==> inputs of v12 <==
==> flow/design.v <==
`timescale 1ns / 1ps
module Filter(
  	input clk,
	input rst,
	input en,
	input [3:0] addr,
	output reg [8:0] out
    );
reg signed [8:0] sobel_val;
always @(*) begin
	case(addr)
		4'd1, 4'd3, 4'd5, 4'd7: sobel_val = -9'sd1;
		4'd4: sobel_val = 9'sd4;
		default: sobel_val = 9'sd0;
	endcase
end
always@(posedge clk) begin
		if(rst) begin
			out <= 0;
		end
		if(en) begin
			out <= sobel_val;
		end
	end
endmodule
`timescale 1ns / 1ps
module convolution(
  	input clk,
	input signed [8:0] in1,  
	input signed [8:0] in2,
	input [8:0] height,
	input [8:0] width,
	input rst,
	input en,
	input clear,
	output reg [20:0] out,
	output reg done
    );
	reg signed [26:0] data;
	reg [9:0] counter;
	always@(posedge clk) begin
		if(rst || clear)
			counter <= 0;
		else if(en) begin
			if(counter < (height*width)) begin
				counter <= counter + 1;
			end
			else begin
				counter <= 1;
			end
		end
	end
	always@(posedge clk) begin
		if(rst || clear) begin
			data <= 0;
			done <= 0;
		end
		else if(en) begin
			if(counter < (height*width)) begin
				data <= data + in1*in2;
				done <= 0;
			end
			else begin
				if(data > 1048575)
					out <= 1048575;
				else if (data < -1048576) 
					out <= -1048576;
				else
					out <= data; 
				data <= in1*in2;
				done <= 1; 
			end
		end
	end
endmodule
`timescale 1ns / 1ps
module maxpool(
   	input signed [20:0] in,
	input clk,
	input rst,
	input en,
	input [3:0] factor,
	output reg done,
	output reg [20:0] out,
	output [20:0] max
    );
	reg signed [20:0] cur_max;
	reg signed [20:0] abs_max;
	reg [7:0] counter;
	wire [7:0] size;
	wire [4:0] addr;
	wire [20:0] tempout;
	assign addr = counter;
	assign size = factor*factor;
	assign tempout = cur_max;
	assign max = abs_max;
	always@(posedge clk) begin
		if(rst) begin
			cur_max <= 21'b100000000000000000000;
			abs_max <= 0;
			counter <= 0;
			done <= 0;
		end
		else begin
		done <= 0;
		if(en) begin
			if(counter < size) begin
				counter <= counter + 1;
				if(in > cur_max) begin
					cur_max <= in;
				end
			end
			else begin
				done <= 1;
				counter <= 1;
				out <= cur_max;
				cur_max <= in;
			end
			if(in > abs_max) begin
				abs_max <= in;
			end
		end
		end
	end
endmodule
`timescale 1ns / 1ps
module address_l1(
  	input clk,
	input rst,
	input en,
	input [8:0] ht_sm,
	input [8:0] ht_lg,
	input [8:0] wt_sm,
	input [8:0] wt_lg,
	input [9:0] count,
	output [17:0] address_lg,
	output reg conv_done
    );
	wire [8:0] addrx, addry;
	reg [8:0] ADDRX, ADDRY;
	reg [8:0] OFFSET_X, OFFSET_Y;
	assign addrx = ADDRX + OFFSET_X;
	assign addry = ADDRY + OFFSET_Y;
	assign address_lg = addrx + addry*wt_lg;
	always@(posedge clk) begin
		if(rst) begin
			ADDRX <= 0;
			ADDRY <= 0;
			OFFSET_X <= 0;
			OFFSET_Y <= 0;
			conv_done <= 0;
		end
		else if(en) begin
			if(ADDRX < (wt_sm-1)) begin
				ADDRX <= ADDRX + 1;
				conv_done <= 0;
			end
			else begin
				ADDRX <= 0;
				if(ADDRY < (ht_sm-1)) begin
					ADDRY <= ADDRY + 1;
				end
				else begin
					ADDRY <= 0;
				end
			end
			if (count==(ht_sm*wt_sm-1)) begin
				if(OFFSET_X < (wt_lg-wt_sm)) begin
					OFFSET_X <= OFFSET_X + 1;
				end
				else begin
					OFFSET_X <= 0;
					if(OFFSET_Y < (ht_lg-ht_sm)) begin
						OFFSET_Y <= OFFSET_Y + 1;
					end
					else begin
						ADDRX <= 0;
						ADDRY <= 0;
						OFFSET_X <= 0;
						OFFSET_Y <= 0;
						conv_done <= 1;
					end
				end
			end
		end
	end
endmodule
`timescale 1ns / 1ps
module address_l2(
	input clk,
	input rst,
	input en,
	input [8:0] ht_sm,
	input [8:0] ht_lg,
	input [8:0] wt_sm,
	input [8:0] wt_lg,
	input [9:0] count1,
	input [8:0] factor,
	output [17:0] address_lg,
	output reg conv_done
    );
	wire [8:0] addrx, addry;
	reg [8:0] ADDRX, ADDRY;
	reg [8:0] OFFSET_X1, OFFSET_Y1, OFFSET_X2, OFFSET_Y2;
	wire [9:0] limit1;
	wire [9:0] limit2;
	assign limit1 = ht_sm*wt_sm-1;
	assign limit2 = factor*factor-1;
	assign addrx = ADDRX + OFFSET_X1 + OFFSET_X2;
	assign addry = ADDRY + OFFSET_Y1 + OFFSET_Y2;
	assign address_lg = addrx + addry*wt_lg;
	reg [9:0] count2;
	always @(posedge clk) begin
		if (rst) begin
			count2 <= 0;
		end
		else if (en) begin
			if(count1 == limit1) begin
				if(count2 < limit2) begin
					count2 <= count2 + 1;
				end
				else 
					count2 <= 0;
			end
		end
	end
	always@(posedge clk) begin
		if(rst) begin
			ADDRX <= 0;
			ADDRY <= 0;
			OFFSET_X1 <= 0;
			OFFSET_Y1 <= 0;
			OFFSET_X2 <= 0;
			OFFSET_Y2 <= 0;
			conv_done <= 0; 
		end
		else if(en) begin
			if(ADDRX < (wt_sm-1)) begin
				ADDRX <= ADDRX + 1;
				conv_done <= 0;
			end
			else begin
				ADDRX <= 0;
				if(ADDRY < (ht_sm-1)) begin
					ADDRY <= ADDRY + 1;
				end
				else begin
					ADDRY <= 0;
				end
			end
			if (count1==limit1) begin
				if(OFFSET_X1 < factor-1) begin
					OFFSET_X1 <= OFFSET_X1 + 1;
				end
				else begin
					OFFSET_X1 <= 0;
					if(OFFSET_Y1 < factor-1) begin
						OFFSET_Y1 <= OFFSET_Y1 + 1;
					end
					else begin
						OFFSET_X1 <= 0;
						OFFSET_Y1 <= 0;
					end
				end
				if (count2==limit2) begin
					if(OFFSET_X2 < (wt_lg-wt_sm-factor*2+1)) begin
						OFFSET_X2 <= OFFSET_X2 + factor;
					end
					else begin
						OFFSET_X2 <= 0;
						if(OFFSET_Y2 < (ht_lg-ht_sm-factor*2+1)) begin
							OFFSET_Y2 <= OFFSET_Y2 + factor;
						end
						else begin
							ADDRX <= 0;
							ADDRY <= 0;
							OFFSET_X1 <= 0;
							OFFSET_Y1 <= 0;
							OFFSET_Y2 <= 0;
							conv_done <= 1;
						end
					end
				end
			end
		end
	end
endmodule
`timescale 1ns / 1ps
module Top_convolution(
 input clk,
	input rst,
	input start,
	input en,
	input [12:0] addr,
	output [20:0] out,
	output [20:0] max_pl,
	output reg done,
	output pat_en,
	output [9:0] pat_addr,
	input [7:0] pat_dout,
	output img_en,
	output [17:0] img_addr,
	input [7:0] img_dout,
	output pc_en,
	output pc_we,
	output [9:0] pc_addr,
	output [10:0] pc_din,
	input [10:0] pc_dout,
	output ic_en,
	output ic_we,
	output [17:0] ic_addr,
	output [10:0] ic_din,
	input [10:0] ic_dout,
	output pl_en,
	output pl_we,
	output [12:0] pl_addr,
	output [20:0] pl_din,
	input [20:0] pl_dout
    );
	assign out = out_pl;
	reg [8:0] HT_SM, WT_SM;
	wire [8:0] ht_sm, wt_sm; 
	reg [8:0] HT_LG, WT_LG;
	wire [8:0] ht_lg, wt_lg;
	assign ht_sm = HT_SM;
	assign wt_sm = WT_SM;
	assign ht_lg = HT_LG;
	assign wt_lg = WT_LG;
	parameter [8:0] height_fil = 10, width_fil = 8, side_lap = 3, height_filpro = 8, width_filpro = 6,
	height_image = 48, width_image = 40, height_impro = 46, width_impro = 38, factor = 5;
	parameter [3:0] idle = 0, setup = 1, conv_p1 = 2, conv_p2 = 3, delay_p1 = 4, delay_p2 = 5, maxpl = 6, read = 15;
	reg [3:0] current_state, next_state;
	wire done_conv, done_maxpl;
	reg en_conv;
	wire en_maxpl;
	reg en_cnt_l1, en_cnt_l2, en_cnt_sm;
	reg clear;
	wire conv_done_l1, conv_done_l2;
	reg [1:0] conv_sel;
	assign en_maxpl = (conv_sel==3)? done_conv:0;
	wire signed [8:0] in1, in2;
	wire [20:0] out_conv;
	assign in1 = (conv_sel==2'b00)? 0: 
					(conv_sel==2'b01)? out_f: 
					(conv_sel==2'b10)? out_i:out_ip[10:2];
	assign in2 = (conv_sel==2'b00)? 0: 
					(conv_sel==2'b11)? out_fp[10:2]: out_lap;
	wire signed [20:0] in_maxpl, out_maxpl;
	assign in_maxpl = out_conv;
	reg [9:0] ADDR_SM;
	wire [17:0] addr_lg_l1;
	wire [17:0] addr_lg_l2;
	reg [17:0] ADDR_OUT;
	wire en_f, en_i, en_fp, en_ip, en_lap, en_pl;
	reg wr_ip, wr_fp, wr_pl;
	wire [9:0] addr_f;
	wire [17:0] addr_i;
	wire [9:0] addr_fp;
	wire [17:0] addr_ip;
	wire [12:0] addr_pl;
	wire [3:0] addr_lap;
	wire [10:0] in_fp, in_ip;
	wire [10:0] out_fp, out_ip;
	wire signed [20:0] in_pl;
	assign in_fp = out_conv[10:0];
	assign in_ip = out_conv[10:0];
	assign in_pl = out_maxpl;
	wire signed [8:0] out_lap;
	wire signed [7:0] out_i, out_f;	
	wire signed [20:0] out_pl;
	assign en_lap = (conv_sel==3||conv_sel==0)? 0:1;
	assign en_f = (conv_sel==1)? 1:0;
	assign en_i = (conv_sel==2)? 1:0;
	assign en_fp = (conv_sel==0)? 0:
						(conv_sel==1)? done_conv:
						(conv_sel==3)? 1:0;
	assign en_ip = (conv_sel==0)? 0:
						(conv_sel==2)? done_conv:
						(conv_sel==3)? 1:0;
	assign en_pl = (done)? en:done_maxpl;
	assign addr_f = (conv_sel==1)? addr_lg_l1:0;
	assign addr_i = (conv_sel==2)? addr_lg_l1:0;
	assign addr_lap = (conv_sel==0||conv_sel==3)? 0:ADDR_SM;
	assign addr_ip = (conv_sel==0)? 0: 
						  (conv_sel==3)? addr_lg_l2:ADDR_OUT; 
	assign addr_fp = (conv_sel==0)? 0: 
						  (conv_sel==1)? ADDR_OUT[9:0]:ADDR_SM;
	assign addr_pl = (done)? addr:ADDR_OUT[12:0];
	Filter Sobel (
    .clk(clk), 
    .rst(rst), 
    .en(en_lap), 
    .addr(addr_lap),  
    .out(out_lap)
    );
	assign pat_en = en_f;
	assign pat_addr = addr_f;
	assign out_f = pat_dout;
	assign img_en = en_i;
	assign img_addr = addr_i;
	assign out_i = img_dout;
	assign pc_en = en_fp;
	assign pc_we = wr_fp;
	assign pc_addr = addr_fp;
	assign pc_din = in_fp;
	assign out_fp = pc_dout;
	assign ic_en = en_ip;
	assign ic_we = wr_ip;
	assign ic_addr = addr_ip;
	assign ic_din = in_ip;
	assign out_ip = ic_dout;
	assign pl_en = en_pl;
	assign pl_we = wr_pl;
	assign pl_addr = addr_pl;
	assign pl_din = in_pl;
	assign out_pl = pl_dout;
	wire out_trig;
	assign out_trig = (conv_sel==2'b11)? done_maxpl:done_conv;
	always@(posedge clk) begin
		if(rst || clear) begin
			ADDR_OUT <= 0;
		end
		else if(out_trig) begin
			ADDR_OUT <= ADDR_OUT + 1;
		end	
	end
	address_l1 addr_l1 (
    .clk(clk), 
    .rst(rst||clear), 
    .en(en_cnt_l1), 
    .ht_sm(ht_sm), 
    .ht_lg(ht_lg), 
    .wt_sm(wt_sm), 
    .wt_lg(wt_lg), 
    .count(ADDR_SM), 
    .address_lg(addr_lg_l1), 
    .conv_done(conv_done_l1)
    );
	address_l2 addr_l2 (
    .clk(clk), 
    .rst(rst||clear), 
    .en(en_cnt_l2), 
    .ht_sm(ht_sm), 
    .ht_lg(ht_lg), 
    .wt_sm(wt_sm), 
    .wt_lg(wt_lg), 
	 .count1(ADDR_SM),
    .factor(factor), 
    .address_lg(addr_lg_l2), 
    .conv_done(conv_done_l2)
    );
	always@(posedge clk) begin
		if(rst||clear) begin
			ADDR_SM <= 0;
		end
		else if(en_cnt_l1||en_cnt_l2) begin
			if(ADDR_SM < (ht_sm*wt_sm-1)) begin
				ADDR_SM <= ADDR_SM + 1;
			end
			else begin
				ADDR_SM <= 0;
			end	
		end
	end
	convolution convolution (
	 .clk(clk),
    .in1(in1), 
    .in2(in2), 
    .height(ht_sm), 
    .width(wt_sm), 
    .rst(rst), 
    .en(en_conv), 
	 .clear(clear),
    .out(out_conv), 
    .done(done_conv)
    );
	maxpool maxpool (
    .in(in_maxpl), 
    .clk(clk), 
    .rst(rst), 
    .en(en_maxpl), 
    .factor(factor), 
    .done(done_maxpl), 
    .out(out_maxpl),
	 .max(max_pl)
    );
	always @(posedge clk) begin 
		if (rst) begin
			HT_SM <= 0;
			WT_SM <= 0;
			HT_LG <= 0;
			WT_SM <= 0;
			en_conv <= 0;
			en_cnt_l1 <= 0;
			en_cnt_l2 <= 0;
			wr_ip <= 0;
			wr_fp <= 0;
			wr_pl <= 0;
			clear <= 0;
			conv_sel <= 2'b00;
			done <= 0;
			current_state <= idle;
		end
		else
		case(current_state)
			idle: begin
				if(start)
					current_state <= setup;
				else
					current_state <= idle;
			end
			setup: begin
				case(conv_sel) 
					0: begin
						HT_SM <= side_lap;
						WT_SM <= side_lap;
						HT_LG <= height_fil;
						WT_LG <= width_fil;
						en_cnt_l1 <= 1;
						wr_fp <= 1;
						conv_sel <= 2'b01;
					end
					1: begin
						HT_SM <= side_lap;
						WT_SM <= side_lap;
						HT_LG <= height_image;
						WT_LG <= width_image;
						en_cnt_l1 <= 1;
						wr_ip <= 1;
						conv_sel <= 2'b10;
					end
					2: begin
						HT_SM <= height_filpro;
						WT_SM <= width_filpro;
						HT_LG <= height_impro;
						WT_LG <= width_impro;
						en_cnt_l2 <= 1;
						wr_pl <= 1;
						conv_sel <= 2'b11;
					end
				endcase
				current_state <= conv_p1;
			end
			conv_p1: begin
				en_conv <= 1;
				if(conv_done_l1) begin
					en_cnt_l1 <= 0;
					current_state <= conv_p2;
				end
				else if(conv_sel != 3)
					current_state <= conv_p1;
				else
					current_state <= maxpl;
			end
			conv_p2: begin
				en_conv <= 0;
				current_state <= delay_p1;
			end
			maxpl: begin
				if(conv_done_l2) begin
					en_cnt_l2 <= 0;
					current_state <= delay_p1;
				end
				else
					current_state <= maxpl;
			end
			delay_p1: begin
				if(conv_sel==3) begin
					if(done_maxpl) begin
						clear <= 1;
						wr_pl <= 0;
						current_state <= delay_p2;
					end
					else 
						current_state <= delay_p1;
				end
				else begin
					clear <= 1;
					wr_fp <= 0;
					wr_ip <= 0;
					current_state <= delay_p2;
				end
			end
			delay_p2: begin
				clear <= 0;
				if (conv_sel != 3) 
					current_state <= setup;
				else begin
					current_state <= read;
					conv_sel <= 2'b00;
				end
			end
			read: begin
				conv_sel <= 2'b00;
				done <= 1;
			end
		endcase
	end
endmodule
==> flow/run.sh <==
#!/bin/bash
# the make line also repeats each setting of config.mk as NAME=value (left out here)
make -C /OpenROAD-flow-scripts/flow DESIGN_CONFIG=/design/flow/config.mk WORK_HOME=/design/flow/orfs CLKGATE_MAP_FILE= finish
==> flow/config.mk <==
export PLATFORM = sky130hd
export DESIGN_NAME = Top_convolution
export DESIGN_NICKNAME = Top_convolution
export VERILOG_FILES = /design/flow/design.v
export SDC_FILE = /design/flow/constraint.sdc
export NUM_CORES = 4
export LEC_CHECK = 0
export ABC_AREA = 1
export CAP_MARGIN = 20
export CORE_MARGIN = 2
export CORE_UTILIZATION = 72
export CTS_CLUSTER_DIAMETER = 378
export CTS_CLUSTER_SIZE = 100
export PLACE_DENSITY = 0.42
export SLEW_MARGIN = 20
export TNS_END_PERCENT = 5
==> flow/constraint.sdc <==
create_clock -name core_clock -period 5.56 [get_ports {clk}]
set_input_delay 1.1120 -clock core_clock [delete_from_list [all_inputs] [get_ports {clk}]]
set_output_delay 1.1120 -clock core_clock [all_outputs]
set_load 0.01 [all_outputs]
==> v6 (differences from v12) <==
Settings changed: CAP_MARGIN 20 to 5, CELL_PAD_IN_SITES_GLOBAL_PLACEMENT set to 2, CORE_ASPECT_RATIO set to 1.92, CORE_UTILIZATION 72 to 40, CTS_CLUSTER_DIAMETER 378 to 36, CTS_CLUSTER_SIZE 100 to 83, GPL_ROUTABILITY_DRIVEN set to 0, GPL_TIMING_DRIVEN set to 0, MAX_ROUTING_LAYER set to met4, MIN_ROUTING_LAYER set to met2, PLACE_DENSITY 0.42 to not set, PLACE_DENSITY_LB_ADDON set to 0.11, SETUP_SLACK_MARGIN set to 1.07, TNS_END_PERCENT 5 to not set.
==> flow/constraint.sdc (replaced) <==
create_clock -name core_clock -period 5.75 [get_ports {clk}]
set_input_delay 1.1500 -clock core_clock [delete_from_list [all_inputs] [get_ports {clk}]]
set_output_delay 1.1500 -clock core_clock [all_outputs]
set_load 0.01 [all_outputs]
==> comparison table <==
Status: v12 aborted with a tool error; v6 finished with violations
Failing step: v12 global routing (5_1_grt); v6 -
Reasons for failing layout checks: v12 -; v6 DRC, setup timing
Post-detail-place hpwl: v12 70,440 µm; v6 79,830 µm
Clock buffers created by TritonCTS: v12 6; v6 47
Die H: v12 200.1 µm; v6 368.6 µm
Setup Slack @ Placement: v12 -2.044 ns; v6 -3.325 ns
Cells resized by post-CTS repair: v12 235; v6 563
Std cell rows: v12 71; v6 133
Die Area: v12 40,050 µm²; v6 71,460 µm²
Core area: v12 37,760 µm²; v6 68,560 µm²
Htree depth: v12 1; v6 2
Chip width: v12 200.1 µm; v6 193.9 µm
IO buf count: v12 190; v6 210
# Post-CTS Setup Buffers: v12 5; v6 143
Dpl cells: v12 4,705; v6 4,866
Cell Area, Placed: v12 32,660 µm²; v6 32,060 µm²
